===== design/flow/run.sh =====
#!/bin/bash
# the make line also repeats each setting of config.mk as NAME=value (left out here)
make -C /OpenROAD-flow-scripts/flow DESIGN_CONFIG=/design/flow/config.mk WORK_HOME=/design/flow/orfs CLKGATE_MAP_FILE= finish

===== design/flow/config.mk =====
export PLATFORM = sky130hd
export DESIGN_NAME = a_filter_reference_32x11
export DESIGN_NICKNAME = a_filter_reference_32x11
export VERILOG_FILES = /design/flow/design.v
export SDC_FILE = /design/flow/constraint.sdc
export NUM_CORES = 4
export LEC_CHECK = 0
export ABC_AREA = 0
export CAP_MARGIN = 20
export CELL_PAD_IN_SITES_GLOBAL_PLACEMENT = 3
export CORE_ASPECT_RATIO = 1.52
export CORE_MARGIN = 2
export CORE_UTILIZATION = 32
export CTS_CLUSTER_DIAMETER = 79
export CTS_CLUSTER_SIZE = 85
export GPL_ROUTABILITY_DRIVEN = 1
export GPL_TIMING_DRIVEN = 1
export MAX_ROUTING_LAYER = met4
export PLACE_DENSITY = 0.52
export SLEW_MARGIN = 15
export TNS_END_PERCENT = 55

===== design/flow/constraint.sdc =====
create_clock -name core_clock -period 6.45 [get_ports {clk}]
set_input_delay 1.2900 -clock core_clock [delete_from_list [all_inputs] [get_ports {clk}]]
set_output_delay 1.2900 -clock core_clock [all_outputs]
set_load 0.01 [all_outputs]

===== design/flow/design.v =====
module rad4_reference(
    input [31:0] x,
    input [10:0] y,
    output [31:0] p
    );
    wire [5:0] sign_factor;
    wire [32:0] PP_5;
    wire [32:0] PP_4;
    wire [32:0] PP_3;
    wire [32:0] PP_2;
    wire [32:0] PP_1;
    wire [32:0] PP_0;
    wire [2:0] tmp1;
    wire [2:0] tmp0;
    assign tmp1 = {y[10],y[10:9]}; 
    assign tmp0 = {y[1:0],1'b0};
    rad4_BE PP5_gen(
        .x1(tmp1),
        .y(x),
        .sign_factor(sign_factor[5]),
        .PP(PP_5)
        );
    rad4_BE PP4_gen(
        .x1(y[9:7]),
        .y(x),
        .sign_factor(sign_factor[4]),
        .PP(PP_4)
        );
    rad4_BE PP3_gen(
        .x1(y[7:5]),
        .y(x),
        .sign_factor(sign_factor[3]),
        .PP(PP_3)
        );
    rad4_BE PP2_gen(
        .x1(y[5:3]),
        .y(x),
        .sign_factor(sign_factor[2]),
        .PP(PP_2)
        );
    rad4_BE PP1_gen(
        .x1(y[3:1]),
        .y(x),
        .sign_factor(sign_factor[1]),
        .PP(PP_1)
        );
    rad4_BE PP0_gen(
        .x1(tmp0),
        .y(x),
        .sign_factor(sign_factor[0]),
        .PP(PP_0)
        );
    PP_add Final(
        .sign_factor(sign_factor),
        .PP_5(PP_5),
        .PP_4(PP_4),
        .PP_3(PP_3),
        .PP_2(PP_2),
        .PP_1(PP_1),
        .PP_0(PP_0),
        .p(p)
        );
endmodule
module rad4_BE(
    input [2:0] x1,
    input [31:0] y,
    output sign_factor,
    output [32:0] PP
    );
    wire one, two, sign;
    code encode_block(
        .one(one),
        .two(two),
        .sign(sign),
        .y2(x1[2]),
        .y1(x1[1]),
        .y0(x1[0])
        );
    wire [32:0] tmp1_pp; 
    assign tmp1_pp = {y[31],y};  
    wire [33:0] out1;
    assign out1[0] = sign;
    genvar i;
    generate
        for ( i = 0; i < 33; i = i+1 )
            begin : pp_rad4_first 
            product pp_pr(tmp1_pp[i],out1[i],one,two,sign,PP[i],out1[i+1]);
            end
    endgenerate
    sgn_gen sign_gen(one,two,sign,sign_factor);
endmodule
module code(one,two,sign,y2,y1,y0);  
	input y2,y1,y0;                     
	output one,two,sign;                
	wire [1:0]k;                        
	xor x1(one,y0,y1);                  
	xor x2(k[1],y2,y1);                 
	not n1(k[0],one);                   
	and a1(two,k[0],k[1]);              
	assign sign=y2;                     
endmodule   
module product(x1,x0,one,two,sign,p,i);
	input x1,x0,sign,one,two;
	output p,i;
	wire [1:0] k;
	xor xo1(i,x1,sign);
	and a1(k[1],i,one);
	and a0(k[0],x0,two);
	or o1(p,k[1],k[0]);
endmodule
module sgn_gen(one,two,sign,sign_factor);
    input sign,one,two;
    output sign_factor;
    wire k;
    or o1(k,one,two);
    and a1(sign_factor,sign,k);
endmodule
module PP_add(
    input [5:0] sign_factor,
    input [32:0] PP_5,
    input [32:0] PP_4,
    input [32:0] PP_3,
    input [32:0] PP_2,
    input [32:0] PP_1,
    input [32:0] PP_0,
    output [31:0] p
    );
    wire [5:0] E_MSB;
    assign E_MSB[0] = ~ PP_0[32];
    assign E_MSB[1] = ~ PP_1[32];
    assign E_MSB[2] = ~ PP_2[32];
    assign E_MSB[3] = ~ PP_3[32];
    assign E_MSB[4] = ~ PP_4[32];
    assign E_MSB[5] = ~ PP_5[32];
    wire [33:0] sum00_FA;
    wire [33:0] carry00_FA;
    wire [33:0] tmp001_FA;
    wire [33:0] tmp002_FA;
    wire [33:0] tmp003_FA;
    assign tmp001_FA = {E_MSB[0],{3{PP_0[32]}},PP_0[32:4],PP_0[2]};
    assign tmp002_FA = {E_MSB[1],PP_1[32],PP_1[32:2],PP_1[0]};
    assign tmp003_FA = {PP_2,sign_factor[1]};
    genvar i001;
    generate
        for (i001 = 0; i001 < 34; i001 = i001 + 1)
            begin : pp_fad00
            FAd pp_fad(tmp001_FA[i001],tmp002_FA[i001], tmp003_FA[i001], carry00_FA[i001],sum00_FA[i001]);
            end
    endgenerate
    wire [1:0] sum00_HA;
    wire [1:0] carry00_HA;
    wire [1:0] tmp001_HA;
    wire [1:0] tmp002_HA;
    assign tmp001_HA = {1'b1,PP_0[3]};
    assign tmp002_HA = {PP_2[32],PP_1[1]};
    genvar i002;
    generate
        for (i002 = 0; i002 < 2; i002 = i002 + 1)
            begin : pp_had00
            HAd pp_had(tmp001_HA[i002],tmp002_HA[i002],carry00_HA[i002],sum00_HA[i002]);
            end
    endgenerate
    wire [32:0] sum01_FA;
    wire [32:0] carry01_FA;
    wire [32:0] tmp011_FA;
    wire [32:0] tmp012_FA;
    wire [32:0] tmp013_FA;
    assign tmp011_FA = {1'b1,E_MSB[3],PP_3[32],PP_3[32:4],PP_3[2]};
    assign tmp012_FA = {PP_4[32],PP_4[32:2],PP_4[0]};
    assign tmp013_FA = {PP_5[31:0],sign_factor[4]};
    genvar i011;
    generate
        for (i011 = 0; i011 < 33; i011 = i011 + 1)
            begin : pp_fad01
            FAd pp_fad(tmp011_FA[i011],tmp012_FA[i011], tmp013_FA[i011], carry01_FA[i011],sum01_FA[i011]);
            end
    endgenerate
    wire [1:0] sum01_HA;
    wire [1:0] carry01_HA;
    wire [1:0] tmp011_HA;
    wire [1:0] tmp012_HA;
    assign tmp011_HA = {E_MSB[4],PP_3[3]};
    assign tmp012_HA = {PP_5[32],PP_4[1]};
    genvar i012;
    generate
        for (i012 = 0; i012 < 2; i012 = i012 + 1)
            begin : pp_had01
            HAd pp_had(tmp011_HA[i012],tmp012_HA[i012],carry01_HA[i012],sum01_HA[i012]);
            end
    endgenerate
    wire [33:0] sum10_FA;
    wire [33:0] carry10_FA;
    wire [33:0] tmp101_FA;
    wire [33:0] tmp102_FA;
    wire [33:0] tmp103_FA;
    assign tmp101_FA = {E_MSB[2],sum00_HA[1],sum00_FA[33:3],sum00_FA[1]};
    assign tmp102_FA = {carry00_HA[1],carry00_FA[33:2],carry00_HA[0]};
    assign tmp103_FA = {sum01_FA[29:1],sum01_HA[0],sum01_FA[0],PP_3[1:0],sign_factor[2]};
    genvar i010;
    generate
        for (i010 = 0; i010 < 34; i010 = i010 + 1)
            begin : pp_fad10
            FAd pp_fad(tmp101_FA[i010],tmp102_FA[i010], tmp103_FA[i010], carry10_FA[i010],sum10_FA[i010]);
            end
    endgenerate
    wire [1:0] sum10_HA;
    wire [1:0] carry10_HA;
    wire [1:0] tmp101_HA;
    wire [1:0] tmp102_HA;
    assign tmp101_HA = {1'b1,sum00_FA[2]};
    assign tmp102_HA = {sum01_FA[30],carry00_FA[1]};
    genvar i013;
    generate
        for (i013 = 0; i013 < 2; i013 = i013 + 1)
            begin : pp_had11
            HAd pp_had(tmp101_HA[i013],tmp102_HA[i013],carry10_HA[i013],sum10_HA[i013]);
            end
    endgenerate
    wire [32:0] sum20_FA;
    wire [32:0] carry20_FA;
    wire [32:0] tmp201_FA;
    wire [32:0] tmp202_FA;
    wire [32:0] tmp203_FA;
    assign tmp201_FA = {carry10_HA[1],sum10_HA[1],sum10_FA[33:4],sum10_FA[1]};
    assign tmp202_FA = {sum01_FA[31],carry10_FA[33:3],carry10_HA[0]};
    assign tmp203_FA = {carry01_FA[30:1],carry01_HA[0],carry01_FA[0],sign_factor[3]};
    genvar i020;
    generate
        for (i020 = 0; i020 < 33; i020 = i020 + 1)
            begin : pp_fad20
            FAd pp_fad(tmp201_FA[i020],tmp202_FA[i020], tmp203_FA[i020], carry20_FA[i020],sum20_FA[i020]);
            end
    endgenerate
    wire [3:0] sum20_HA;
    wire [3:0] carry20_HA;
    wire [3:0] tmp201_HA;
    wire [3:0] tmp202_HA;
    assign tmp201_HA = {sum01_HA[1],sum01_FA[32],sum10_FA[3:2]};
    assign tmp202_HA = {carry01_FA[32:31],carry10_FA[2:1]};
    genvar i021;
    generate
        for (i021 = 0; i021 < 4; i021 = i021 + 1)
            begin : pp_had21
            HAd pp_had(tmp201_HA[i021],tmp202_HA[i021],carry20_HA[i021],sum20_HA[i021]);
            end
    endgenerate
    wire  sum30_FA;
    wire  carry30_FA;
    FAd pp_fad(sum20_FA[2],carry20_FA[1], sign_factor[5], carry30_FA,sum30_FA);
    wire [32:0] sum30_HA;
    wire [32:0] carry30_HA;
    wire [32:0] tmp301_HA;
    wire [32:0] tmp302_HA;
    assign tmp301_HA = {carry01_HA[1],sum20_HA[3:2],sum20_FA[32:3]};
    assign tmp302_HA = {carry20_HA[3:2],carry20_FA[32:2]};
    genvar i031;
    generate
        for (i031 = 0; i031 < 33; i031 = i031 + 1)
            begin : pp_had31
            HAd pp_had(tmp301_HA[i031],tmp302_HA[i031],carry30_HA[i031],sum30_HA[i031]);
            end
    endgenerate
    wire [44:0] tmp_sum;
    wire [44:0] tmp_add1;
    wire [44:0] tmp_add2;
    assign tmp_add1 = {1'b0,sum30_HA,sum30_FA,sum20_FA[1],sum20_HA[1:0],sum20_FA[0],sum10_HA[0],sum10_FA[0],sum00_HA[0],sum00_FA[0],PP_0[1:0]};
    assign tmp_add2 = {carry30_HA,carry30_FA,1'b0,carry20_HA[1:0],carry20_FA[0],1'b0,carry10_FA[0],1'b0,carry00_FA[0],2'b0,sign_factor[0]}; 
    assign tmp_sum = tmp_add1 + tmp_add2;
    assign p = tmp_sum[41:10];
endmodule
module FAd(a,b,c,cy,sm);
	input a,b,c;
	output cy,sm;
	wire x,y,z;
	xor x1(x,a,b);
	xor x2(sm,x,c);
	and a1(y,a,b);
	and a2(z,x,c);
	or o1(cy,y,z);
endmodule 
module HAd(a,b,cy,sm);
	input a,b;
	output cy,sm;
	xor x1(sm,a,b);
	and a1(cy,a,b);
endmodule 
module rad4_reference1(
    input [31:0] x,
    input [10:0] y,
    output [31:0] p
    );
    wire [5:0] sign_factor;
    wire [32:0] PP_5;
    wire [32:0] PP_4;
    wire [32:0] PP_3;
    wire [32:0] PP_2;
    wire [32:0] PP_1;
    wire [32:0] PP_0;
    wire [2:0] tmp1;
    wire [2:0] tmp0;
    assign tmp1 = {y[10],y[10:9]}; 
    assign tmp0 = {y[1:0],1'b0};
    rad4_BE1 PP5_gen(
        .x1(tmp1),
        .y(x),
        .sign_factor(sign_factor[5]),
        .PP(PP_5)
        );
    rad4_BE1 PP4_gen(
        .x1(y[9:7]),
        .y(x),
        .sign_factor(sign_factor[4]),
        .PP(PP_4)
        );
    rad4_BE1 PP3_gen(
        .x1(y[7:5]),
        .y(x),
        .sign_factor(sign_factor[3]),
        .PP(PP_3)
        );
    rad4_BE1 PP2_gen(
        .x1(y[5:3]),
        .y(x),
        .sign_factor(sign_factor[2]),
        .PP(PP_2)
        );
    rad4_BE1 PP1_gen(
        .x1(y[3:1]),
        .y(x),
        .sign_factor(sign_factor[1]),
        .PP(PP_1)
        );
    rad4_BE1 PP0_gen(
        .x1(tmp0),
        .y(x),
        .sign_factor(sign_factor[0]),
        .PP(PP_0)
        );
    PP_add1 Final(
        .sign_factor(sign_factor),
        .PP_5(PP_5),
        .PP_4(PP_4),
        .PP_3(PP_3),
        .PP_2(PP_2),
        .PP_1(PP_1),
        .PP_0(PP_0),
        .p(p)
        );
endmodule
module rad4_BE1(
    input [2:0] x1,
    input [31:0] y,
    output sign_factor,
    output [32:0] PP
    );
    wire one, two, sign;
    code1 encode1_block(
        .one(one),
        .two(two),
        .sign(sign),
        .y2(x1[2]),
        .y1(x1[1]),
        .y0(x1[0])
        );
    wire [32:0] tmp1_pp; 
    assign tmp1_pp = {y[31],y};  
    wire [33:0] out1;
    assign out1[0] = sign;
    genvar i;
    generate
        for ( i = 0; i < 33; i = i+1 )
            begin : pp_rad4_first 
            product1 pp_pr(tmp1_pp[i],out1[i],one,two,sign,PP[i],out1[i+1]);
            end
    endgenerate
    assign sign_factor = sign & (one | two);
endmodule
module code1(one,two,sign,y2,y1,y0);  
	input y2,y1,y0;                     
	output one,two,sign;                
	wire [1:0]k;                        
	xor x1(one,y0,y1);                  
	xor x2(k[1],y2,y1);                 
	not n1(k[0],one);                   
	and a1(two,k[0],k[1]);              
	assign sign=y2;                     
endmodule   
module product1(x1,x0,one,two,sign,p,i);
	input x1,x0,sign,one,two;
	output p,i;
	wire [1:0] k;
	xor xo1(i,x1,sign);
	and a1(k[1],i,one);
	and a0(k[0],x0,two);
	or o1(p,k[1],k[0]);
endmodule
module PP_add1(
    input [5:0] sign_factor,
    input [32:0] PP_5,
    input [32:0] PP_4,
    input [32:0] PP_3,
    input [32:0] PP_2,
    input [32:0] PP_1,
    input [32:0] PP_0,
    output [31:0] p
    );
    wire [5:0] E_MSB;
    assign E_MSB[0] = ~ PP_0[32];
    assign E_MSB[1] = ~ PP_1[32];
    assign E_MSB[2] = ~ PP_2[32];
    assign E_MSB[3] = ~ PP_3[32];
    assign E_MSB[4] = ~ PP_4[32];
    assign E_MSB[5] = ~ PP_5[32];
    wire [33:0] sum00_FA;
    wire [33:0] carry00_FA;
    wire [33:0] tmp001_FA;
    wire [33:0] tmp002_FA;
    wire [33:0] tmp003_FA;
    assign tmp001_FA = {E_MSB[0],{3{PP_0[32]}},PP_0[32:4],PP_0[2]};
    assign tmp002_FA = {E_MSB[1],PP_1[32],PP_1[32:2],PP_1[0]};
    assign tmp003_FA = {PP_2,sign_factor[1]};
    genvar i001;
    generate
        for (i001 = 0; i001 < 34; i001 = i001 + 1)
            begin : pp_FAd100
            FAd1 pp_FAd1(tmp001_FA[i001],tmp002_FA[i001], tmp003_FA[i001], carry00_FA[i001],sum00_FA[i001]);
            end
    endgenerate
    wire [1:0] sum00_HA;
    wire [1:0] carry00_HA;
    wire [1:0] tmp001_HA;
    wire [1:0] tmp002_HA;
    assign tmp001_HA = {1'b1,PP_0[3]};
    assign tmp002_HA = {PP_2[32],PP_1[1]};
    genvar i002;
    generate
        for (i002 = 0; i002 < 2; i002 = i002 + 1)
            begin : pp_HAd100
            HAd1 pp_HAd1(tmp001_HA[i002],tmp002_HA[i002],carry00_HA[i002],sum00_HA[i002]);
            end
    endgenerate
    wire [32:0] sum01_FA;
    wire [32:0] carry01_FA;
    wire [32:0] tmp011_FA;
    wire [32:0] tmp012_FA;
    wire [32:0] tmp013_FA;
    assign tmp011_FA = {1'b1,E_MSB[3],PP_3[32],PP_3[32:4],PP_3[2]};
    assign tmp012_FA = {PP_4[32],PP_4[32:2],PP_4[0]};
    assign tmp013_FA = {PP_5[31:0],sign_factor[4]};
    genvar i011;
    generate
        for (i011 = 0; i011 < 33; i011 = i011 + 1)
            begin : pp_FAd101
            FAd1 pp_FAd1(tmp011_FA[i011],tmp012_FA[i011], tmp013_FA[i011], carry01_FA[i011],sum01_FA[i011]);
            end
    endgenerate
    wire [1:0] sum01_HA;
    wire [1:0] carry01_HA;
    wire [1:0] tmp011_HA;
    wire [1:0] tmp012_HA;
    assign tmp011_HA = {E_MSB[4],PP_3[3]};
    assign tmp012_HA = {PP_5[32],PP_4[1]};
    genvar i012;
    generate
        for (i012 = 0; i012 < 2; i012 = i012 + 1)
            begin : pp_HAd101
            HAd1 pp_HAd1(tmp011_HA[i012],tmp012_HA[i012],carry01_HA[i012],sum01_HA[i012]);
            end
    endgenerate
    wire [33:0] sum10_FA;
    wire [33:0] carry10_FA;
    wire [33:0] tmp101_FA;
    wire [33:0] tmp102_FA;
    wire [33:0] tmp103_FA;
    assign tmp101_FA = {E_MSB[2],sum00_HA[1],sum00_FA[33:3],sum00_FA[1]};
    assign tmp102_FA = {carry00_HA[1],carry00_FA[33:2],carry00_HA[0]};
    assign tmp103_FA = {sum01_FA[29:1],sum01_HA[0],sum01_FA[0],PP_3[1:0],sign_factor[2]};
    genvar i010;
    generate
        for (i010 = 0; i010 < 34; i010 = i010 + 1)
            begin : pp_FAd110
            FAd1 pp_FAd1(tmp101_FA[i010],tmp102_FA[i010], tmp103_FA[i010], carry10_FA[i010],sum10_FA[i010]);
            end
    endgenerate
    wire [1:0] sum10_HA;
    wire [1:0] carry10_HA;
    wire [1:0] tmp101_HA;
    wire [1:0] tmp102_HA;
    assign tmp101_HA = {1'b1,sum00_FA[2]};
    assign tmp102_HA = {sum01_FA[30],carry00_FA[1]};
    genvar i013;
    generate
        for (i013 = 0; i013 < 2; i013 = i013 + 1)
            begin : pp_HAd111
            HAd1 pp_HAd1(tmp101_HA[i013],tmp102_HA[i013],carry10_HA[i013],sum10_HA[i013]);
            end
    endgenerate
    wire [32:0] sum20_FA;
    wire [32:0] carry20_FA;
    wire [32:0] tmp201_FA;
    wire [32:0] tmp202_FA;
    wire [32:0] tmp203_FA;
    assign tmp201_FA = {carry10_HA[1],sum10_HA[1],sum10_FA[33:4],sum10_FA[1]};
    assign tmp202_FA = {sum01_FA[31],carry10_FA[33:3],carry10_HA[0]};
    assign tmp203_FA = {carry01_FA[30:1],carry01_HA[0],carry01_FA[0],sign_factor[3]};
    genvar i020;
    generate
        for (i020 = 0; i020 < 33; i020 = i020 + 1)
            begin : pp_FAd120
            FAd1 pp_FAd1(tmp201_FA[i020],tmp202_FA[i020], tmp203_FA[i020], carry20_FA[i020],sum20_FA[i020]);
            end
    endgenerate
    wire [3:0] sum20_HA;
    wire [3:0] carry20_HA;
    wire [3:0] tmp201_HA;
    wire [3:0] tmp202_HA;
    assign tmp201_HA = {sum01_HA[1],sum01_FA[32],sum10_FA[3:2]};
    assign tmp202_HA = {carry01_FA[32:31],carry10_FA[2:1]};
    genvar i021;
    generate
        for (i021 = 0; i021 < 4; i021 = i021 + 1)
            begin : pp_HAd121
            HAd1 pp_HAd1(tmp201_HA[i021],tmp202_HA[i021],carry20_HA[i021],sum20_HA[i021]);
            end
    endgenerate
    wire  sum30_FA;
    wire  carry30_FA;
    FAd1 pp_FAd1(sum20_FA[2],carry20_FA[1], sign_factor[5], carry30_FA,sum30_FA);
    wire [32:0] sum30_HA;
    wire [32:0] carry30_HA;
    wire [32:0] tmp301_HA;
    wire [32:0] tmp302_HA;
    assign tmp301_HA = {carry01_HA[1],sum20_HA[3:2],sum20_FA[32:3]};
    assign tmp302_HA = {carry20_HA[3:2],carry20_FA[32:2]};
    genvar i031;
    generate
        for (i031 = 0; i031 < 33; i031 = i031 + 1)
            begin : pp_HAd131
            HAd1 pp_HAd1(tmp301_HA[i031],tmp302_HA[i031],carry30_HA[i031],sum30_HA[i031]);
            end
    endgenerate
    wire [44:0] tmp_sum;
    wire [44:0] tmp_add1;
    wire [44:0] tmp_add2;
    assign tmp_add1 = {1'b0,sum30_HA,sum30_FA,sum20_FA[1],sum20_HA[1:0],sum20_FA[0],sum10_HA[0],sum10_FA[0],sum00_HA[0],sum00_FA[0],PP_0[1:0]};
    assign tmp_add2 = {carry30_HA,carry30_FA,1'b0,carry20_HA[1:0],carry20_FA[0],1'b0,carry10_FA[0],1'b0,carry00_FA[0],2'b0,sign_factor[0]}; 
    assign tmp_sum = tmp_add1 + tmp_add2;
    assign p = tmp_sum[41:10];
endmodule
module FAd1(a,b,c,cy,sm);
	input a,b,c;
	output cy,sm;
	wire x,y,z;
	xor x1(x,a,b);
	xor x2(sm,x,c);
	and a1(y,a,b);
	and a2(z,x,c);
	or o1(cy,y,z);
endmodule 
module HAd1(a,b,cy,sm);
	input a,b;
	output cy,sm;
	xor x1(sm,a,b);
	and a1(cy,a,b);
endmodule 
module rad4_reference2(
    input [31:0] x,
    input [10:0] y,
    output [31:0] p
    );
    wire [5:0] sign_factor;
    wire [32:0] PP_5;
    wire [32:0] PP_4;
    wire [32:0] PP_3;
    wire [32:0] PP_2;
    wire [32:0] PP_1;
    wire [32:0] PP_0;
    wire [2:0] tmp1;
    wire [2:0] tmp0;
    assign tmp1 = {y[10],y[10:9]}; 
    assign tmp0 = {y[1:0],1'b0};
    rad4_BE2 PP5_gen(
        .x1(tmp1),
        .y(x),
        .sign_factor(sign_factor[5]),
        .PP(PP_5)
        );
    rad4_BE2 PP4_gen(
        .x1(y[9:7]),
        .y(x),
        .sign_factor(sign_factor[4]),
        .PP(PP_4)
        );
    rad4_BE2 PP3_gen(
        .x1(y[7:5]),
        .y(x),
        .sign_factor(sign_factor[3]),
        .PP(PP_3)
        );
    rad4_BE2 PP2_gen(
        .x1(y[5:3]),
        .y(x),
        .sign_factor(sign_factor[2]),
        .PP(PP_2)
        );
    rad4_BE2 PP1_gen(
        .x1(y[3:1]),
        .y(x),
        .sign_factor(sign_factor[1]),
        .PP(PP_1)
        );
    rad4_BE2 PP0_gen(
        .x1(tmp0),
        .y(x),
        .sign_factor(sign_factor[0]),
        .PP(PP_0)
        );
    PP_add2 Final(
        .sign_factor(sign_factor),
        .PP_5(PP_5),
        .PP_4(PP_4),
        .PP_3(PP_3),
        .PP_2(PP_2),
        .PP_1(PP_1),
        .PP_0(PP_0),
        .p(p)
        );
endmodule
module rad4_BE2(
    input [2:0] x1,
    input [31:0] y,
    output sign_factor,
    output [32:0] PP
    );
    wire one, two, sign;
    code2 encode2_block(
        .one(one),
        .two(two),
        .sign(sign),
        .y2(x1[2]),
        .y1(x1[1]),
        .y0(x1[0])
        );
    wire [32:0] tmp1_pp; 
    assign tmp1_pp = {y[31],y};  
    wire [33:0] out1;
    assign out1[0] = sign;
    genvar i;
    generate
        for ( i = 0; i < 33; i = i+1 )
            begin : pp_rad4_first 
            product2 pp_pr(tmp1_pp[i],out1[i],one,two,sign,PP[i],out1[i+1]);
            end
    endgenerate
    assign sign_factor = sign & (one | two);
endmodule
module code2(one,two,sign,y2,y1,y0);  
	input y2,y1,y0;                     
	output one,two,sign;                
	wire [1:0]k;                        
	xor x1(one,y0,y1);                  
	xor x2(k[1],y2,y1);                 
	not n1(k[0],one);                   
	and a1(two,k[0],k[1]);              
	assign sign=y2;                     
endmodule   
module product2(x1,x0,one,two,sign,p,i);
	input x1,x0,sign,one,two;
	output p,i;
	wire [1:0] k;
	xor xo1(i,x1,sign);
	and a1(k[1],i,one);
	and a0(k[0],x0,two);
	or o1(p,k[1],k[0]);
endmodule
module PP_add2(
    input [5:0] sign_factor,
    input [32:0] PP_5,
    input [32:0] PP_4,
    input [32:0] PP_3,
    input [32:0] PP_2,
    input [32:0] PP_1,
    input [32:0] PP_0,
    output [31:0] p
    );
    wire [5:0] E_MSB;
    assign E_MSB[0] = ~ PP_0[32];
    assign E_MSB[1] = ~ PP_1[32];
    assign E_MSB[2] = ~ PP_2[32];
    assign E_MSB[3] = ~ PP_3[32];
    assign E_MSB[4] = ~ PP_4[32];
    assign E_MSB[5] = ~ PP_5[32];
    wire [33:0] sum00_FA;
    wire [33:0] carry00_FA;
    wire [33:0] tmp001_FA;
    wire [33:0] tmp002_FA;
    wire [33:0] tmp003_FA;
    assign tmp001_FA = {E_MSB[0],{3{PP_0[32]}},PP_0[32:4],PP_0[2]};
    assign tmp002_FA = {E_MSB[1],PP_1[32],PP_1[32:2],PP_1[0]};
    assign tmp003_FA = {PP_2,sign_factor[1]};
    genvar i001;
    generate
        for (i001 = 0; i001 < 34; i001 = i001 + 1)
            begin : pp_FAd200
            FAd2 pp_FAd2(tmp001_FA[i001],tmp002_FA[i001], tmp003_FA[i001], carry00_FA[i001],sum00_FA[i001]);
            end
    endgenerate
    wire [1:0] sum00_HA;
    wire [1:0] carry00_HA;
    wire [1:0] tmp001_HA;
    wire [1:0] tmp002_HA;
    assign tmp001_HA = {1'b1,PP_0[3]};
    assign tmp002_HA = {PP_2[32],PP_1[1]};
    genvar i002;
    generate
        for (i002 = 0; i002 < 2; i002 = i002 + 1)
            begin : pp_HAd200
            HAd2 pp_HAd2(tmp001_HA[i002],tmp002_HA[i002],carry00_HA[i002],sum00_HA[i002]);
            end
    endgenerate
    wire [32:0] sum01_FA;
    wire [32:0] carry01_FA;
    wire [32:0] tmp011_FA;
    wire [32:0] tmp012_FA;
    wire [32:0] tmp013_FA;
    assign tmp011_FA = {1'b1,E_MSB[3],PP_3[32],PP_3[32:4],PP_3[2]};
    assign tmp012_FA = {PP_4[32],PP_4[32:2],PP_4[0]};
    assign tmp013_FA = {PP_5[31:0],sign_factor[4]};
    genvar i011;
    generate
        for (i011 = 0; i011 < 33; i011 = i011 + 1)
            begin : pp_FAd201
            FAd2 pp_FAd2(tmp011_FA[i011],tmp012_FA[i011], tmp013_FA[i011], carry01_FA[i011],sum01_FA[i011]);
            end
    endgenerate
    wire [1:0] sum01_HA;
    wire [1:0] carry01_HA;
    wire [1:0] tmp011_HA;
    wire [1:0] tmp012_HA;
    assign tmp011_HA = {E_MSB[4],PP_3[3]};
    assign tmp012_HA = {PP_5[32],PP_4[1]};
    genvar i012;
    generate
        for (i012 = 0; i012 < 2; i012 = i012 + 1)
            begin : pp_HAd201
            HAd2 pp_HAd2(tmp011_HA[i012],tmp012_HA[i012],carry01_HA[i012],sum01_HA[i012]);
            end
    endgenerate
    wire [33:0] sum10_FA;
    wire [33:0] carry10_FA;
    wire [33:0] tmp101_FA;
    wire [33:0] tmp102_FA;
    wire [33:0] tmp103_FA;
    assign tmp101_FA = {E_MSB[2],sum00_HA[1],sum00_FA[33:3],sum00_FA[1]};
    assign tmp102_FA = {carry00_HA[1],carry00_FA[33:2],carry00_HA[0]};
    assign tmp103_FA = {sum01_FA[29:1],sum01_HA[0],sum01_FA[0],PP_3[1:0],sign_factor[2]};
    genvar i010;
    generate
        for (i010 = 0; i010 < 34; i010 = i010 + 1)
            begin : pp_FAd210
            FAd2 pp_FAd2(tmp101_FA[i010],tmp102_FA[i010], tmp103_FA[i010], carry10_FA[i010],sum10_FA[i010]);
            end
    endgenerate
    wire [1:0] sum10_HA;
    wire [1:0] carry10_HA;
    wire [1:0] tmp101_HA;
    wire [1:0] tmp102_HA;
    assign tmp101_HA = {1'b1,sum00_FA[2]};
    assign tmp102_HA = {sum01_FA[30],carry00_FA[1]};
    genvar i013;
    generate
        for (i013 = 0; i013 < 2; i013 = i013 + 1)
            begin : pp_HAd211
            HAd2 pp_HAd2(tmp101_HA[i013],tmp102_HA[i013],carry10_HA[i013],sum10_HA[i013]);
            end
    endgenerate
    wire [32:0] sum20_FA;
    wire [32:0] carry20_FA;
    wire [32:0] tmp201_FA;
    wire [32:0] tmp202_FA;
    wire [32:0] tmp203_FA;
    assign tmp201_FA = {carry10_HA[1],sum10_HA[1],sum10_FA[33:4],sum10_FA[1]};
    assign tmp202_FA = {sum01_FA[31],carry10_FA[33:3],carry10_HA[0]};
    assign tmp203_FA = {carry01_FA[30:1],carry01_HA[0],carry01_FA[0],sign_factor[3]};
    genvar i020;
    generate
        for (i020 = 0; i020 < 33; i020 = i020 + 1)
            begin : pp_FAd220
            FAd2 pp_FAd2(tmp201_FA[i020],tmp202_FA[i020], tmp203_FA[i020], carry20_FA[i020],sum20_FA[i020]);
            end
    endgenerate
    wire [3:0] sum20_HA;
    wire [3:0] carry20_HA;
    wire [3:0] tmp201_HA;
    wire [3:0] tmp202_HA;
    assign tmp201_HA = {sum01_HA[1],sum01_FA[32],sum10_FA[3:2]};
    assign tmp202_HA = {carry01_FA[32:31],carry10_FA[2:1]};
    genvar i021;
    generate
        for (i021 = 0; i021 < 4; i021 = i021 + 1)
            begin : pp_HAd221
            HAd2 pp_HAd2(tmp201_HA[i021],tmp202_HA[i021],carry20_HA[i021],sum20_HA[i021]);
            end
    endgenerate
    wire  sum30_FA;
    wire  carry30_FA;
    FAd2 pp_FAd2(sum20_FA[2],carry20_FA[1], sign_factor[5], carry30_FA,sum30_FA);
    wire [32:0] sum30_HA;
    wire [32:0] carry30_HA;
    wire [32:0] tmp301_HA;
    wire [32:0] tmp302_HA;
    assign tmp301_HA = {carry01_HA[1],sum20_HA[3:2],sum20_FA[32:3]};
    assign tmp302_HA = {carry20_HA[3:2],carry20_FA[32:2]};
    genvar i031;
    generate
        for (i031 = 0; i031 < 33; i031 = i031 + 1)
            begin : pp_HAd231
            HAd2 pp_HAd2(tmp301_HA[i031],tmp302_HA[i031],carry30_HA[i031],sum30_HA[i031]);
            end
    endgenerate
    wire [44:0] tmp_sum;
    wire [44:0] tmp_add1;
    wire [44:0] tmp_add2;
    assign tmp_add1 = {1'b0,sum30_HA,sum30_FA,sum20_FA[1],sum20_HA[1:0],sum20_FA[0],sum10_HA[0],sum10_FA[0],sum00_HA[0],sum00_FA[0],PP_0[1:0]};
    assign tmp_add2 = {carry30_HA,carry30_FA,1'b0,carry20_HA[1:0],carry20_FA[0],1'b0,carry10_FA[0],1'b0,carry00_FA[0],2'b0,sign_factor[0]}; 
    assign tmp_sum = tmp_add1 + tmp_add2;
    assign p = tmp_sum[41:10];
endmodule
module FAd2(a,b,c,cy,sm);
	input a,b,c;
	output cy,sm;
	wire x,y,z;
	xor x1(x,a,b);
	xor x2(sm,x,c);
	and a1(y,a,b);
	and a2(z,x,c);
	or o1(cy,y,z);
endmodule 
module HAd2(a,b,cy,sm);
	input a,b;
	output cy,sm;
	xor x1(sm,a,b);
	and a1(cy,a,b);
endmodule 
module rad4_reference3(
    input [31:0] x,
    input [10:0] y,
    output [31:0] p
    );
    wire [5:0] sign_factor;
    wire [32:0] PP_5;
    wire [32:0] PP_4;
    wire [32:0] PP_3;
    wire [32:0] PP_2;
    wire [32:0] PP_1;
    wire [32:0] PP_0;
    wire [2:0] tmp1;
    wire [2:0] tmp0;
    assign tmp1 = {y[10],y[10:9]}; 
    assign tmp0 = {y[1:0],1'b0};
    rad4_BE3 PP5_gen(
        .x1(tmp1),
        .y(x),
        .sign_factor(sign_factor[5]),
        .PP(PP_5)
        );
    rad4_BE3 PP4_gen(
        .x1(y[9:7]),
        .y(x),
        .sign_factor(sign_factor[4]),
        .PP(PP_4)
        );
    rad4_BE3 PP3_gen(
        .x1(y[7:5]),
        .y(x),
        .sign_factor(sign_factor[3]),
        .PP(PP_3)
        );
    rad4_BE3 PP2_gen(
        .x1(y[5:3]),
        .y(x),
        .sign_factor(sign_factor[2]),
        .PP(PP_2)
        );
    rad4_BE3 PP1_gen(
        .x1(y[3:1]),
        .y(x),
        .sign_factor(sign_factor[1]),
        .PP(PP_1)
        );
    rad4_BE3 PP0_gen(
        .x1(tmp0),
        .y(x),
        .sign_factor(sign_factor[0]),
        .PP(PP_0)
        );
    PP_add3 Final(
        .sign_factor(sign_factor),
        .PP_5(PP_5),
        .PP_4(PP_4),
        .PP_3(PP_3),
        .PP_2(PP_2),
        .PP_1(PP_1),
        .PP_0(PP_0),
        .p(p)
        );
endmodule
module rad4_BE3(
    input [2:0] x1,
    input [31:0] y,
    output sign_factor,
    output [32:0] PP
    );
    wire one, two, sign;
    code3 encode3_block(
        .one(one),
        .two(two),
        .sign(sign),
        .y2(x1[2]),
        .y1(x1[1]),
        .y0(x1[0])
        );
    wire [32:0] tmp1_pp; 
    assign tmp1_pp = {y[31],y};  
    wire [33:0] out1;
    assign out1[0] = sign;
    genvar i;
    generate
        for ( i = 0; i < 33; i = i+1 )
            begin : pp_rad4_first 
            product3 pp_pr(tmp1_pp[i],out1[i],one,two,sign,PP[i],out1[i+1]);
            end
    endgenerate
    assign sign_factor = sign & (one | two);
endmodule
module code3(one,two,sign,y2,y1,y0);  
	input y2,y1,y0;                     
	output one,two,sign;                
	wire [1:0]k;                        
	xor x1(one,y0,y1);                  
	xor x2(k[1],y2,y1);                 
	not n1(k[0],one);                   
	and a1(two,k[0],k[1]);              
	assign sign=y2;                     
endmodule   
module product3(x1,x0,one,two,sign,p,i);
	input x1,x0,sign,one,two;
	output p,i;
	wire [1:0] k;
	xor xo1(i,x1,sign);
	and a1(k[1],i,one);
	and a0(k[0],x0,two);
	or o1(p,k[1],k[0]);
endmodule
module PP_add3(
    input [5:0] sign_factor,
    input [32:0] PP_5,
    input [32:0] PP_4,
    input [32:0] PP_3,
    input [32:0] PP_2,
    input [32:0] PP_1,
    input [32:0] PP_0,
    output [31:0] p
    );
    wire [5:0] E_MSB;
    assign E_MSB[0] = ~ PP_0[32];
    assign E_MSB[1] = ~ PP_1[32];
    assign E_MSB[2] = ~ PP_2[32];
    assign E_MSB[3] = ~ PP_3[32];
    assign E_MSB[4] = ~ PP_4[32];
    assign E_MSB[5] = ~ PP_5[32];
    wire [33:0] sum00_FA;
    wire [33:0] carry00_FA;
    wire [33:0] tmp001_FA;
    wire [33:0] tmp002_FA;
    wire [33:0] tmp003_FA;
    assign tmp001_FA = {E_MSB[0],{3{PP_0[32]}},PP_0[32:4],PP_0[2]};
    assign tmp002_FA = {E_MSB[1],PP_1[32],PP_1[32:2],PP_1[0]};
    assign tmp003_FA = {PP_2,sign_factor[1]};
    genvar i001;
    generate
        for (i001 = 0; i001 < 34; i001 = i001 + 1)
            begin : pp_FAd300
            FAd3 pp_FAd3(tmp001_FA[i001],tmp002_FA[i001], tmp003_FA[i001], carry00_FA[i001],sum00_FA[i001]);
            end
    endgenerate
    wire [1:0] sum00_HA;
    wire [1:0] carry00_HA;
    wire [1:0] tmp001_HA;
    wire [1:0] tmp002_HA;
    assign tmp001_HA = {1'b1,PP_0[3]};
    assign tmp002_HA = {PP_2[32],PP_1[1]};
    genvar i002;
    generate
        for (i002 = 0; i002 < 2; i002 = i002 + 1)
            begin : pp_HAd300
            HAd3 pp_HAd3(tmp001_HA[i002],tmp002_HA[i002],carry00_HA[i002],sum00_HA[i002]);
            end
    endgenerate
    wire [32:0] sum01_FA;
    wire [32:0] carry01_FA;
    wire [32:0] tmp011_FA;
    wire [32:0] tmp012_FA;
    wire [32:0] tmp013_FA;
    assign tmp011_FA = {1'b1,E_MSB[3],PP_3[32],PP_3[32:4],PP_3[2]};
    assign tmp012_FA = {PP_4[32],PP_4[32:2],PP_4[0]};
    assign tmp013_FA = {PP_5[31:0],sign_factor[4]};
    genvar i011;
    generate
        for (i011 = 0; i011 < 33; i011 = i011 + 1)
            begin : pp_FAd301
            FAd3 pp_FAd3(tmp011_FA[i011],tmp012_FA[i011], tmp013_FA[i011], carry01_FA[i011],sum01_FA[i011]);
            end
    endgenerate
    wire [1:0] sum01_HA;
    wire [1:0] carry01_HA;
    wire [1:0] tmp011_HA;
    wire [1:0] tmp012_HA;
    assign tmp011_HA = {E_MSB[4],PP_3[3]};
    assign tmp012_HA = {PP_5[32],PP_4[1]};
    genvar i012;
    generate
        for (i012 = 0; i012 < 2; i012 = i012 + 1)
            begin : pp_HAd301
            HAd3 pp_HAd3(tmp011_HA[i012],tmp012_HA[i012],carry01_HA[i012],sum01_HA[i012]);
            end
    endgenerate
    wire [33:0] sum10_FA;
    wire [33:0] carry10_FA;
    wire [33:0] tmp101_FA;
    wire [33:0] tmp102_FA;
    wire [33:0] tmp103_FA;
    assign tmp101_FA = {E_MSB[2],sum00_HA[1],sum00_FA[33:3],sum00_FA[1]};
    assign tmp102_FA = {carry00_HA[1],carry00_FA[33:2],carry00_HA[0]};
    assign tmp103_FA = {sum01_FA[29:1],sum01_HA[0],sum01_FA[0],PP_3[1:0],sign_factor[2]};
    genvar i010;
    generate
        for (i010 = 0; i010 < 34; i010 = i010 + 1)
            begin : pp_FAd310
            FAd3 pp_FAd3(tmp101_FA[i010],tmp102_FA[i010], tmp103_FA[i010], carry10_FA[i010],sum10_FA[i010]);
            end
    endgenerate
    wire [1:0] sum10_HA;
    wire [1:0] carry10_HA;
    wire [1:0] tmp101_HA;
    wire [1:0] tmp102_HA;
    assign tmp101_HA = {1'b1,sum00_FA[2]};
    assign tmp102_HA = {sum01_FA[30],carry00_FA[1]};
    genvar i013;
    generate
        for (i013 = 0; i013 < 2; i013 = i013 + 1)
            begin : pp_HAd311
            HAd3 pp_HAd3(tmp101_HA[i013],tmp102_HA[i013],carry10_HA[i013],sum10_HA[i013]);
            end
    endgenerate
    wire [32:0] sum20_FA;
    wire [32:0] carry20_FA;
    wire [32:0] tmp201_FA;
    wire [32:0] tmp202_FA;
    wire [32:0] tmp203_FA;
    assign tmp201_FA = {carry10_HA[1],sum10_HA[1],sum10_FA[33:4],sum10_FA[1]};
    assign tmp202_FA = {sum01_FA[31],carry10_FA[33:3],carry10_HA[0]};
    assign tmp203_FA = {carry01_FA[30:1],carry01_HA[0],carry01_FA[0],sign_factor[3]};
    genvar i020;
    generate
        for (i020 = 0; i020 < 33; i020 = i020 + 1)
            begin : pp_FAd320
            FAd3 pp_FAd3(tmp201_FA[i020],tmp202_FA[i020], tmp203_FA[i020], carry20_FA[i020],sum20_FA[i020]);
            end
    endgenerate
    wire [3:0] sum20_HA;
    wire [3:0] carry20_HA;
    wire [3:0] tmp201_HA;
    wire [3:0] tmp202_HA;
    assign tmp201_HA = {sum01_HA[1],sum01_FA[32],sum10_FA[3:2]};
    assign tmp202_HA = {carry01_FA[32:31],carry10_FA[2:1]};
    genvar i021;
    generate
        for (i021 = 0; i021 < 4; i021 = i021 + 1)
            begin : pp_HAd321
            HAd3 pp_HAd3(tmp201_HA[i021],tmp202_HA[i021],carry20_HA[i021],sum20_HA[i021]);
            end
    endgenerate
    wire  sum30_FA;
    wire  carry30_FA;
    FAd3 pp_FAd3(sum20_FA[2],carry20_FA[1], sign_factor[5], carry30_FA,sum30_FA);
    wire [32:0] sum30_HA;
    wire [32:0] carry30_HA;
    wire [32:0] tmp301_HA;
    wire [32:0] tmp302_HA;
    assign tmp301_HA = {carry01_HA[1],sum20_HA[3:2],sum20_FA[32:3]};
    assign tmp302_HA = {carry20_HA[3:2],carry20_FA[32:2]};
    genvar i031;
    generate
        for (i031 = 0; i031 < 33; i031 = i031 + 1)
            begin : pp_HAd331
            HAd3 pp_HAd3(tmp301_HA[i031],tmp302_HA[i031],carry30_HA[i031],sum30_HA[i031]);
            end
    endgenerate
    wire [44:0] tmp_sum;
    wire [44:0] tmp_add1;
    wire [44:0] tmp_add2;
    assign tmp_add1 = {1'b0,sum30_HA,sum30_FA,sum20_FA[1],sum20_HA[1:0],sum20_FA[0],sum10_HA[0],sum10_FA[0],sum00_HA[0],sum00_FA[0],PP_0[1:0]};
    assign tmp_add2 = {carry30_HA,carry30_FA,1'b0,carry20_HA[1:0],carry20_FA[0],1'b0,carry10_FA[0],1'b0,carry00_FA[0],2'b0,sign_factor[0]}; 
    assign tmp_sum = tmp_add1 + tmp_add2;
    assign p = tmp_sum[41:10];
endmodule
module FAd3(a,b,c,cy,sm);
	input a,b,c;
	output cy,sm;
	wire x,y,z;
	xor x1(x,a,b);
	xor x2(sm,x,c);
	and a1(y,a,b);
	and a2(z,x,c);
	or o1(cy,y,z);
endmodule 
module HAd3(a,b,cy,sm);
	input a,b;
	output cy,sm;
	xor x1(sm,a,b);
	and a1(cy,a,b);
endmodule 
module fos_exact_tra_v1(
    input [31:0] x_in,
    input [10:0] a1,
    input clk,
    input reset,
    output [31:0] y_out);
    wire [31:0] b1x;
    wire [31:0] a1y;
    wire signed [31:0] sum0_next;
    wire signed [31:0] sum1;
    reg signed [31:0] sum0;
    rad4_reference mult(sum1,a1,a1y);
    assign y_out = sum0 + x_in;
    assign sum1 = y_out;
    assign sum0_next = a1y - x_in;
    always @ (posedge clk)
    if (reset) begin
        sum0 <= 32'b0;
    end else begin
        sum0 <= sum0_next;
    end
endmodule
module fos_exact_v1(
    input [31:0] x_in,
    input [10:0] a1,
    input clk,
    input reset,
    output [31:0] y_out);
    wire signed [31:0] Data_feedforward;
    wire signed [31:0] Data_feedback;
    wire signed [31:0] sum0;
    reg signed  [31:0] Samples_in1; 
    reg signed  [31:0] Samples_in2; 
    reg signed  [31:0] Samples_out; 
    assign Data_feedforward = {Samples_in2}; 
    assign y_out = Samples_in1 - Data_feedforward - Data_feedback; 
    rad4_reference mult(Samples_out,a1,Data_feedback);
   always @ (posedge clk) 
   if(reset == 1) begin
         Samples_in1 <= 0; 
         Samples_in2 <= 0; 
         Samples_out <= 0; 
      end 
   else begin 
      Samples_in1 <= x_in; 
      Samples_in2 <= Samples_in1; 
      Samples_out <= y_out; 
   end 
endmodule
module fos_exact_tra_v2(
    input [31:0] x_in,
    input [10:0] a1,
    input clk,
    input reset,
    output [31:0] y_out);
    wire [31:0] b1x;
    wire [31:0] a1y;
    wire signed [31:0] sum0_next;
    wire signed [31:0] sum1;
    reg signed [31:0] sum0;
    rad4_reference1 mult(sum1,a1,a1y);
    assign y_out = sum0 + x_in;
    assign sum1 = y_out;
    assign sum0_next = a1y - x_in;
    always @ (posedge clk)
    if (reset) begin
        sum0 <= 32'b0;
    end else begin
        sum0 <= sum0_next;
    end
endmodule
module fos_exact_v2(
    input [31:0] x_in,
    input [10:0] a1,
    input clk,
    input reset,
    output [31:0] y_out);
    wire signed [31:0] Data_feedforward;
    wire signed [31:0] Data_feedback;
    wire signed [31:0] sum0;
    reg signed  [31:0] Samples_in1; 
    reg signed  [31:0] Samples_in2; 
    reg signed  [31:0] Samples_out; 
    assign Data_feedforward = {Samples_in2}; 
    assign y_out = Samples_in1 - Data_feedforward - Data_feedback; 
    rad4_reference1 mult(Samples_out,a1,Data_feedback);
   always @ (posedge clk) 
   if(reset == 1) begin
         Samples_in1 <= 0; 
         Samples_in2 <= 0; 
         Samples_out <= 0; 
      end 
   else begin 
      Samples_in1 <= x_in; 
      Samples_in2 <= Samples_in1; 
      Samples_out <= y_out; 
   end 
endmodule
module fos_exact_tra_v3(
    input [31:0] x_in,
    input [10:0] a1,
    input [10:0] b1,
    input clk,
    input reset,
    output [31:0] y_out);
    wire [31:0] b1x;
    wire [31:0] a1y;
    wire signed [31:0] sum0_next;
    wire signed [31:0] sum1;
    reg signed [31:0] sum0;
    rad4_reference2 mult(x_in,b1,b1x);
    rad4_reference2 mult2(sum1,a1,a1y);
    assign y_out = sum0 + x_in;
    assign sum1 = y_out;
    assign sum0_next = b1x + a1y;
    always @ (posedge clk)
    if (reset) begin
        sum0 <= 32'b0;
    end else begin
        sum0 <= sum0_next;
    end
endmodule
module fos_exact_v3(
    input [31:0] x_in,
    input [10:0] a1,
    input [10:0] b1,
    input clk,
    input reset,
    output [31:0] y_out);
    wire signed [31:0] Data_feedforward;
    wire signed [31:0] Data_feedback;
    wire signed [31:0] sum0;
    reg signed  [31:0] Samples_in1; 
    reg signed  [31:0] Samples_in2; 
    reg signed  [31:0] Samples_out; 
    assign y_out = Samples_in1 + Data_feedforward - Data_feedback; 
    rad4_reference2 mult(Samples_out,a1,Data_feedback);
    rad4_reference2 mult1(Samples_in2,b1,Data_feedforward);                     
   always @ (posedge clk) 
   if(reset == 1) begin
         Samples_in1 <= 0; 
         Samples_in2 <= 0; 
         Samples_out <= 0; 
      end 
   else begin 
      Samples_in1 <= x_in; 
      Samples_in2 <= Samples_in1; 
      Samples_out <= y_out; 
   end 
endmodule
module fos_exact_tra_v4(
    input [31:0] x_in,
    input [10:0] a1,
    input clk,
    input reset,
    output [31:0] y_out);
    wire [31:0] b1x;
    wire [31:0] a1y;
    wire signed [31:0] sum0_next;
    wire signed [31:0] sum1;
    reg signed [31:0] sum0;
    rad4_reference3 mult(sum1,a1,a1y);
    assign y_out = sum0 + x_in;
    assign sum1 = y_out;
    assign sum0_next = a1y;
    always @ (posedge clk)
    if (reset) begin
        sum0 <= 32'b0;
    end else begin
        sum0 <= sum0_next;
    end
endmodule
module fos_exact_v4(
    input [31:0] x_in,
    input [10:0] a1,
    input clk,
    input reset,
    output [31:0] y_out);
    wire signed [31:0] Data_feedforward;
    wire signed [31:0] Data_feedback;
    wire signed [31:0] sum0;
    reg signed  [31:0] Samples_in1; 
    reg signed  [31:0] Samples_in2; 
    reg signed  [31:0] Samples_out; 
    assign y_out = Samples_in1 - Data_feedback; 
    rad4_reference3 mult(Samples_out,a1,Data_feedback);
   always @ (posedge clk) 
   if(reset == 1) begin
         Samples_in1 <= 0; 
         Samples_in2 <= 0; 
         Samples_out <= 0; 
      end 
   else begin 
      Samples_in1 <= x_in; 
      Samples_in2 <= Samples_in1; 
      Samples_out <= y_out; 
   end 
endmodule
module a_filter_reference_32x11(
    input [31:0] x_in,
    input clk,
    input [5:0] reset,
    output [31:0] y_out);
    wire [10:0] a1_1;
    wire [10:0] a1_2;
    wire [10:0] a1_3;
    wire [10:0] a1_4;
    wire [10:0] b1;
    assign a1_1 = -11'sd208;
    assign a1_2 = -11'sd1021;
    assign a1_3 = -11'sd930;
    assign a1_4 = -11'sd1010;
    assign b1 = 11'sd307;
    wire [31:0] y_1;
    wire [31:0] y_2;
    wire [31:0] y_3;
    wire [31:0] y_4;
    wire [31:0] y_5;
    fos_exact_v4 first_stage(x_in,a1_4,clk,reset[0],y_1);
    fos_exact_v3 second_stage(y_1,a1_3,b1,clk,reset[1],y_2);
    fos_exact_v2 third_stage(y_2,a1_2,clk,reset[2],y_3);
    fos_exact_v2 fourth_stage(y_3,a1_2,clk,reset[3],y_4);
    fos_exact_v1 fifth_stage(y_4,a1_1,clk,reset[4],y_5);
    fos_exact_v1 sixth_stage(y_5,a1_1,clk,reset[5],y_out);
endmodule

==> results of run 1 <==
-- stage by stage --
step	instance area (sq um)	hold WS [ns]
2_1_floorplan	56200	0.414
3_3_place_gp	69300	0.454
3_5_place_dp	69300	0.460
4_1_cts	76200	0.449
5_1_grt	79300	0.475
6_report	79300	0.448
-- routing by layer --
| layer | GRT usage | part of all wire | vias up | routed length (um) |
|---|---|---|---|---|
| met5 | - | 0 | - | 0 |
| met3 | 0.0143 | 0.014 | 225 | 2280 |
| li1 | - | - | 23300 | - |
| met2 | 0.447 | 0.64 | 329 | 108000 |
| met1 | 0.150 | 0.29 | 21900 | 49400 |
| met4 | 0.0928 | 0.053 | 0 | 9000 |
-- area by class of cell --
cell class / instances / area [sq um] / share of cell area
well taps: 2280 / 2850 / 0.0360
diodes: 36 / 90.1 / 0.00114
multi-input cells: 4155 / 45500 / 0.574
flip-flops and latches: 544 / 11100 / 0.140
repair buffers: 1526 / 12000 / 0.151
clock buffers: 52 / 1260 / 0.0159
inverters: 1581 / 5970 / 0.0753
clock inverters: 34 / 500 / 0.00631
-- timing repair --
item,in CTS,in global routing
pin swaps,460,445
setup buffers,120,78
gates resized,952,529
cloned,0,0
setup endpoints to repair,230,202
==> results.txt, run 1 <==
impl run done, here's what came out: outcome failed layout checks, Layout Check Fails setup timing, async set-reset flop share out of synthesis 0, core area 172000 sq um, top cells by count, synth 1581 x inv_1, 1128 x ha_1, 625 x nor2_1, Post-Place Setup Slack -1.66 ns, number of DRC markers in iteration 0 847, antenna-violating nets left 0, Dominant combinational family adder cells, Worst EP required 5.16 ns, Floorplan Nets 7954, CP endpoint y_out[31], yosys simple share 0.109, area grow syn2layout 43.3%, crit path time final 8.08 ns, CTS tree done, Mapped Cells 6357, CP Buf/Inv Count 8, Die Area between 150000 and 200000 sq um, Die Y 517 um, CP Max Fanout 3, Mux area share 0.00197, clock root cell clkbuf_16, first-pass GRT wire length 263000 um, Hold Crit Class reg -> reg, CP startpoint sixth_stage.Samples_out[3]$_SDFF_PP0_, XOR Share, Synth 0.0579, Post-Place Cells slightly below 10000, r2r setup slk -0.77 ns, DRC errors left 0, CTS H-Tree Depth 2, fp_density 0.321, crit path DAT approximately 6.8 ns, ys flops 544, slowest CP cell fa_1, register area share after synthesis 0.197, initial antenna violation count 7, RR Startpoint second_stage.Samples_in2[9]$_SDFF_PP0_, fin util 0.460, Netlist cell types between 70 and 80, hold buffers post-CTS 0, final setup skew 0.0513 ns, RR Endpoint second_stage.Samples_out[28]$_SDFF_PP0_, Max Cap Viol 0, Clock Tree Buf Depth 3, total grt overflow 0, Post-Syn Area around 55000 sq um, Syn Area/Cell between 8 and 9 sq um, ys flop type dfxtp_1, setup TNS -44.04 ns, ys cells around 6400, Ys Warns 4, cell with the most instances after synthesis inv_1, tool warning count around 130, Fmax 0.124 GHz, Worst-Margin Slew 1.27 ns, Sink Count 544, Worst Hold Launch third_stage.Samples_in1[28]$_SDFF_PP0_, CP Depth 33, crit-path leading delay family adder cells, Top cell area share 0.255, R2R cell count 28, vias in the first global route about 50000, WS Path Type reg -> out, RSZ-0062 raised after global routing yes, most frequent CP cell ha_4, via count 45700, cell accounting for the most synthesized area ha_1, # fillers 17200, CTS clock-pin slew for the worst setup and hold paths 0.10 ns, GP Congestion 0.862, Top cells by area ha_1 26%, dfxtp_1 20%, fa_1 16%, inv_1 11%, nor2_1 4.2%, Crit. End Element output pin, Die W between 300 and 400 um, TritonRoute pass-1 iters 5, Core Rows 188, CTS Buf Count 46, Hold Path Stages 2, Startpoint Class register, Slew Viols, Final 0, Final HPWL DP 144000 um, Vias/cell ~4.5, final wirelength 168000 um, final worst slack -1.63 ns, Ports just over 70, Total Routing Usage GR 0.199, WL per Instance between 15 and 20 um, final setup fails roughly 75, final non-filler cell total between 10000 and 15000, Total Nets Final 9451, count of library flops with an enable pin 0, Port-buffer cells 70, final hold viol count 0, Hold EP third_stage.Samples_in2[28]$_SDFF_PP0_, largest net degree at the start of global routing a little over 60, Complex Gates by Area 0.111, Late-Pin Clk Latency 0.70 ns, Max-slew headroom 0.153, fin crit share 1.25, Yosys chip area around 55000 sq um, Worst path max stage delay about 0.49 ns, Adder-Cell Fraction of Synth Area 0.411
==> inputs of run 2 (changes only) <==
ABC_AREA = unset   (was 0)
CELL_PAD_IN_SITES_GLOBAL_PLACEMENT = unset   (was 3)
CORE_ASPECT_RATIO = unset   (was 1.52)
CORE_UTILIZATION = 72   (was 32)
CTS_CLUSTER_DIAMETER = 310   (was 79)
CTS_CLUSTER_SIZE = 95   (was 85)
GPL_ROUTABILITY_DRIVEN = unset   (was 1)
GPL_TIMING_DRIVEN = unset   (was 1)
MAX_ROUTING_LAYER = unset   (was met4)
PLACE_DENSITY = 0.38   (was 0.52)
SLEW_MARGIN = 20   (was 15)
TNS_END_PERCENT = 5   (was 55)
clock period = 3.64 ns   (was 6.45 ns; I/O delays follow)
==> results.txt, run 2 <==
yosys + openroad results -> Top cells by area ha_1 26%, dfxtp_1 20%, fa_1 16%, inv_1 11%, nor2_1 4.2%, cell with the most instances after synthesis inv_1, cell accounting for the most synthesized area ha_1, Adder-Cell Fraction of Synth Area 0.411 (unchanged), yosys simple share 0.109 (unchanged), Dominant combinational family adder cells, ys flops 544 (unchanged), Core Rows 101 (-46%), Top cell area share 0.255 (unchanged), Complex Gates by Area 0.111 (unchanged), Floorplan Nets 7954 (unchanged), ys cells 6357 (unchanged), fp_density 0.728 (+0.407), Mux area share 0.00197 (unchanged), count of library flops with an enable pin 0 (unchanged), Log Error [ERROR GRT-0228] Horizontal edge usage exceeds the maximum allowed. (2, 4) usage=65535 limit=3200, ys flop type dfxtp_1, Die W 281 um (-18%), CTS H-Tree Depth 1 (-1), Syn Area/Cell 8.70 sq um (unchanged), Post-Place Setup Slack -3.63 ns (-1.97 ns), XOR Share, Synth 0.0579 (unchanged), Ports 71 (unchanged), Mapped Cells 6357 (unchanged), register area share after synthesis 0.197 (unchanged), CTS Buf Count 9 (-80%), clock root cell clkbuf_16, GP Congestion 0.990 (+15%), Final HPWL DP 132000 um (-8.0%), outcome stopped before the end, Clock Tree Buf Depth 3 (unchanged), Post-Syn Area 55300 sq um (unchanged), Netlist cell types 76 (unchanged), Die Y 281 um (-46%), Port-buffer cells 70 (unchanged), Failed at 5_1_grt, Die Area 79100 sq um (-55%), Ys Warns 4 (unchanged), core area 75900 sq um (-56%), Yosys chip area 55300 sq um (unchanged), Post-Place Cells 8789 (-12%), Sink Count 544 (unchanged), top cells by count, synth 1581 x inv_1, 1128 x ha_1, 625 x nor2_1, async set-reset flop share out of synthesis 0 (unchanged)
[run 2: stage by stage]
step | area (sq um) | util
4_1_cts | 70400 | 0.928
3_5_place_dp | 68400 | 0.901
3_3_place_gp | 68400 | 0.901
2_1_floorplan | 56200 | -
[run 2: timing repair]
| item | 4_1_cts |
|---|---|
| resized | 465 |
| hold buffers | 0 |
| pin swaps | 180 |
| endpoints found under the hold margin | 0 |
| setup endpoints to repair | 382 |
| buffers inserted | 36 |
==> inputs of run 3 (changes only) <==
ABC_AREA = 1   (was unset)
CAP_MARGIN = 30   (was 20)
CORE_ASPECT_RATIO = 0.83   (was unset)
CORE_UTILIZATION = 71   (was 72)
CTS_CLUSTER_DIAMETER = unset   (was 310)
CTS_CLUSTER_SIZE = unset   (was 95)
GPL_ROUTABILITY_DRIVEN = 1   (was unset)
GPL_TIMING_DRIVEN = 1   (was unset)
PLACE_DENSITY = unset   (was 0.38)
TNS_END_PERCENT = unset   (was 5)
clock period = 2.17 ns   (was 3.64 ns; I/O delays follow)
==> results.txt, run 3 <==
yosys + openroad results -> fp_density 0.719 (-0.00965), core area 88100 sq um (+16%), Yosys chip area 63300 sq um (+14%), count of library flops with an enable pin 0 (unchanged), Die W 332 um (+18%), outcome stopped before the end, Ys Warns 4 (unchanged), Post-Syn Area 63300 sq um (+14%), XOR Share, Synth 0.0539 (-0.00396), Complex Gates by Area 0.0997 (-0.0116), Ports 71 (unchanged), Mapped Cells 8591 (+35%), Floorplan Nets 10200 (+28%), ys flops 544 (unchanged), cell with the most instances after synthesis inv_1, Top cell area share 0.223 (-0.0322), yosys simple share 0.180 (+0.0717), Dominant combinational family adder cells, cell accounting for the most synthesized area ha_1, async set-reset flop share out of synthesis 0 (unchanged), Adder-Cell Fraction of Synth Area 0.359 (-0.0518), Netlist cell types 66 (-13%), register area share after synthesis 0.172 (-0.0248), Failed at 3_5_place_dp, Log Error [ERROR DPL-0038] Utilization greater than 100%, impossible to legalize, Syn Area/Cell 7.37 sq um (-15%), Mux area share 0 (-0.00197), Port-buffer cells 70 (unchanged), Top cells by area ha_1 22%, dfxtp_1 17%, fa_1 14%, inv_1 13%, nand2_1 6.8%, GP Congestion 1.08 (+9.1%), top cells by count, synth 2196 x inv_1, 1140 x nand2_1, 1128 x ha_1, ys cells 8591 (+35%), Core Rows 99 (-2.0%), ys flop type dfxtp_1, Die Y 276 um (-1.8%), Die Area 91600 sq um (+16%)
run 3: stage by stage:
step	instances	TNS, ns	worst slack [ns]	area, sq um
after floorplan	8591	-866.26	-2.92	71700
after global placement	11800	-1137.60	-3.71	89000
==> inputs of run 4 (changes only) <==
CTS_CLUSTER_SIZE = 89   (was unset)
PLACE_DENSITY = 0.36   (was unset)
SETUP_SLACK_MARGIN = -0.06   (was unset)
clock period = 2.15 ns   (was 2.17 ns; I/O delays follow)
==> results.txt, run 4 <==
yosys + openroad results -> Mapped Cells 8591 (unchanged), yosys simple share 0.180 (unchanged), Complex Gates by Area 0.0997 (unchanged), Die Y 276 um (unchanged), Floorplan Nets 10200 (unchanged), Log Error [ERROR DPL-0038] Utilization greater than 100%, impossible to legalize, Ports 71 (unchanged), outcome stopped before the end, Post-Syn Area 63300 sq um (unchanged), Yosys chip area 63300 sq um (unchanged), Dominant combinational family adder cells, async set-reset flop share out of synthesis 0 (unchanged), ys flops 544 (unchanged), Netlist cell types 66 (unchanged), Top cell area share 0.223 (unchanged), core area 88100 sq um (unchanged), Mux area share 0 (unchanged), GP Congestion 1.08 (+0.32%), Die W 332 um (unchanged), Top cells by area ha_1 22%, dfxtp_1 17%, fa_1 14%, inv_1 13%, nand2_1 6.8%, Ys Warns 4 (unchanged), cell accounting for the most synthesized area ha_1, ys flop type dfxtp_1, Port-buffer cells 70 (unchanged), cell with the most instances after synthesis inv_1, Failed at 3_5_place_dp, Core Rows 99 (unchanged), fp_density 0.719 (unchanged), Die Area 91600 sq um (unchanged), Syn Area/Cell 7.37 sq um (unchanged), count of library flops with an enable pin 0 (unchanged), register area share after synthesis 0.172 (unchanged), top cells by count, synth 2196 x inv_1, 1140 x nand2_1, 1128 x ha_1, XOR Share, Synth 0.0539 (unchanged), ys cells 8591 (unchanged), Adder-Cell Fraction of Synth Area 0.359 (unchanged)
[run 4: per-stage QoR]
stage	hold WS (ns)	instances
floorplan	0.407	8591
global placement	0.423	11800
==> inputs of run 5 (changes only) <==
ABC_AREA = 0   (was 1)
CAP_MARGIN = 40   (was 30)
CORE_ASPECT_RATIO = unset   (was 0.83)
CORE_MARGIN = 8   (was 2)
CORE_UTILIZATION = 18   (was 71)
CTS_CLUSTER_SIZE = 54   (was 89)
GPL_ROUTABILITY_DRIVEN = unset   (was 1)
GPL_TIMING_DRIVEN = unset   (was 1)
MAX_ROUTING_LAYER = met4   (was unset)
MIN_ROUTING_LAYER = met1   (was unset)
PLACE_DENSITY = 0.44   (was 0.36)
SETUP_SLACK_MARGIN = -0.33   (was -0.06)
SLEW_MARGIN = 35   (was 20)
TNS_END_PERCENT = 80   (was unset)
clock period = 5.44 ns   (was 2.15 ns; I/O delays follow)
==> results.txt, run 5 <==
impl run done, here's what came out: outcome failed layout checks, Layout Check Fails setup timing, Vias/cell 3.72, cell accounting for the most synthesized area ha_1, Sink Count 544, Late-Pin Clk Latency around 0.70 ns, clock root cell clkbuf_16, Port-buffer cells 70 (unchanged), Yosys chip area 55300 sq um (-13%), Top cells by area ha_1 26%, dfxtp_1 20%, fa_1 16%, inv_1 11%, nor2_1 4.2%, CP Buf/Inv Count 6, largest net degree at the start of global routing 66, antenna-violating nets left 0, Die W 570 um (+72%), Fmax 0.129 GHz, Hold Crit Class reg -> reg, Dominant combinational family adder cells, final setup skew 0.0481 ns, final wirelength between 100000 and 150000 um, RR Endpoint third_stage.Samples_in1[31]$_SDFF_PP0_, ys flop type dfxtp_1, register area share after synthesis 0.197 (+0.0248), core area 306000 sq um (+250%), total grt overflow 0, most used routing layer in global routing met2, Netlist cell types 76 (+15%), slowest CP cell fa_1, final setup fails 276, fin crit share 1.43, RR Startpoint second_stage.Samples_in2[11]$_SDFF_PP0_, vias in the first global route ~50000, top cells by count, synth 1581 x inv_1, 1128 x ha_1, 625 x nor2_1, ys flops 544 (unchanged), Die Y 570 um (+110%), fp_density 0.181 (-0.538), tool warning count approximately 130, Ports 71 (unchanged), Max-slew headroom 0.467, Slew Viols, Final 0, Top cell area share 0.255 (+0.0322), yosys simple share 0.109 (-0.0717), Final HPWL DP around 120000 um, area grow syn2layout 49.6%, Hold Path Stages 2, CTS Buf Count between 60 and 70, Post-Syn Area 55300 sq um (-13%), crit path time final 7.78 ns, Mux area share 0.00197 (+0.00197), Crit. End Element output pin, CP Depth 29, worst hold slack 0.458 ns, Clock Tree Buf Depth 3, crit path DAT 6.69 ns, Total Routing Usage GR 0.0890, crit-path leading delay family adder cells, via count approximately 45000, CTS clock-pin slew for the worst setup and hold paths 0.07 ns, async set-reset flop share out of synthesis 0 (unchanged), GR Util met2 0.160, grt met3 use 0.0113, Complex Gates by Area 0.111 (+0.0116), WL per Instance 11.8 um, number of DRC markers in iteration 0 1144, Hold EP fourth_stage.Samples_in2[20]$_SDFF_PP0_, Worst path max stage delay 0.50 ns, initial antenna violation count 7, Worst Hold Launch fourth_stage.Samples_in1[20]$_SDFF_PP0_, Worst-Margin Slew between 0.7 and 0.8 ns, CP endpoint y_out[31], final worst slack -2.34 ns, DRC errors left 0, ys cells 6357 (-26%), TritonRoute pass-1 iters 5, Total Nets Final approximately 9500, Floorplan Nets 7954 (-22%), Die Area 325000 sq um (+260%), CP startpoint sixth_stage.Samples_out[4]$_SDFF_PP0_, Adder-Cell Fraction of Synth Area 0.411 (+0.0518), CP Max Fanout 5, Core Rows 203 (+110%), count of library flops with an enable pin 0 (unchanged), Startpoint Class register, r2r setup slk -1.49 ns, CTS H-Tree Depth 2, final hold viol count 0, met1 track utilization from global routing 0.106, GP Congestion 0.803 (-26%), hold buffers post-CTS 0, RSZ-0062 raised after global routing yes, Ys Warns 4 (unchanged), Mapped Cells 6357 (-26%), first-pass GRT wire length 237000 um, Syn Area/Cell 8.70 sq um (+18%), cell with the most instances after synthesis inv_1, WS Path Type reg -> out, CTS tree done, Worst EP required between 4 and 5 ns, R2R cell count 29, Max Cap Viol 0, XOR Share, Synth 0.0579 (+0.00396)
## run 5: layout make-up
type	count	area, sq um
timing repair buffer	1559	12200
sequential	544	11100
inverter	1581	5950
multi-input combinational	4155	46200
tap	4100	5130
fill	32700	223000
clock buffer	70	1620
antenna	8	20.0
clock inverter	45	551
## run 5: timing repair
action | 4_1_cts | 5_1_grt
resized | 772 | 496
setup buffers | 135 | 77
hold endpoints to repair | 0 | 0
pin swaps | 428 | 437
endpoints found under the setup margin | 267 | 279
## run 5: routing by layer
metal,part of all wire,up-vias
met3,0.023,152
met1,0.45,21000
li1,-,23300
met5,0,-
met4,0.020,0
met2,0.50,300
## run 5: stage by stage
stage	setup TNS [ns]	std cells	cell area (sq um)	setup slack, ns	util
2_1_floorplan	-59.95	6357	58000	-1.18	-
3_3_place_gp	-257.41	11800	73700	-2.15	0.241
3_5_place_dp	-268.08	11800	73700	-2.17	0.241
4_1_cts	-225.76	12000	80100	-2.52	0.262
5_1_grt	-272.90	12100	82700	-2.71	0.271
6_report	-193.37	12100	82700	-2.34	0.271
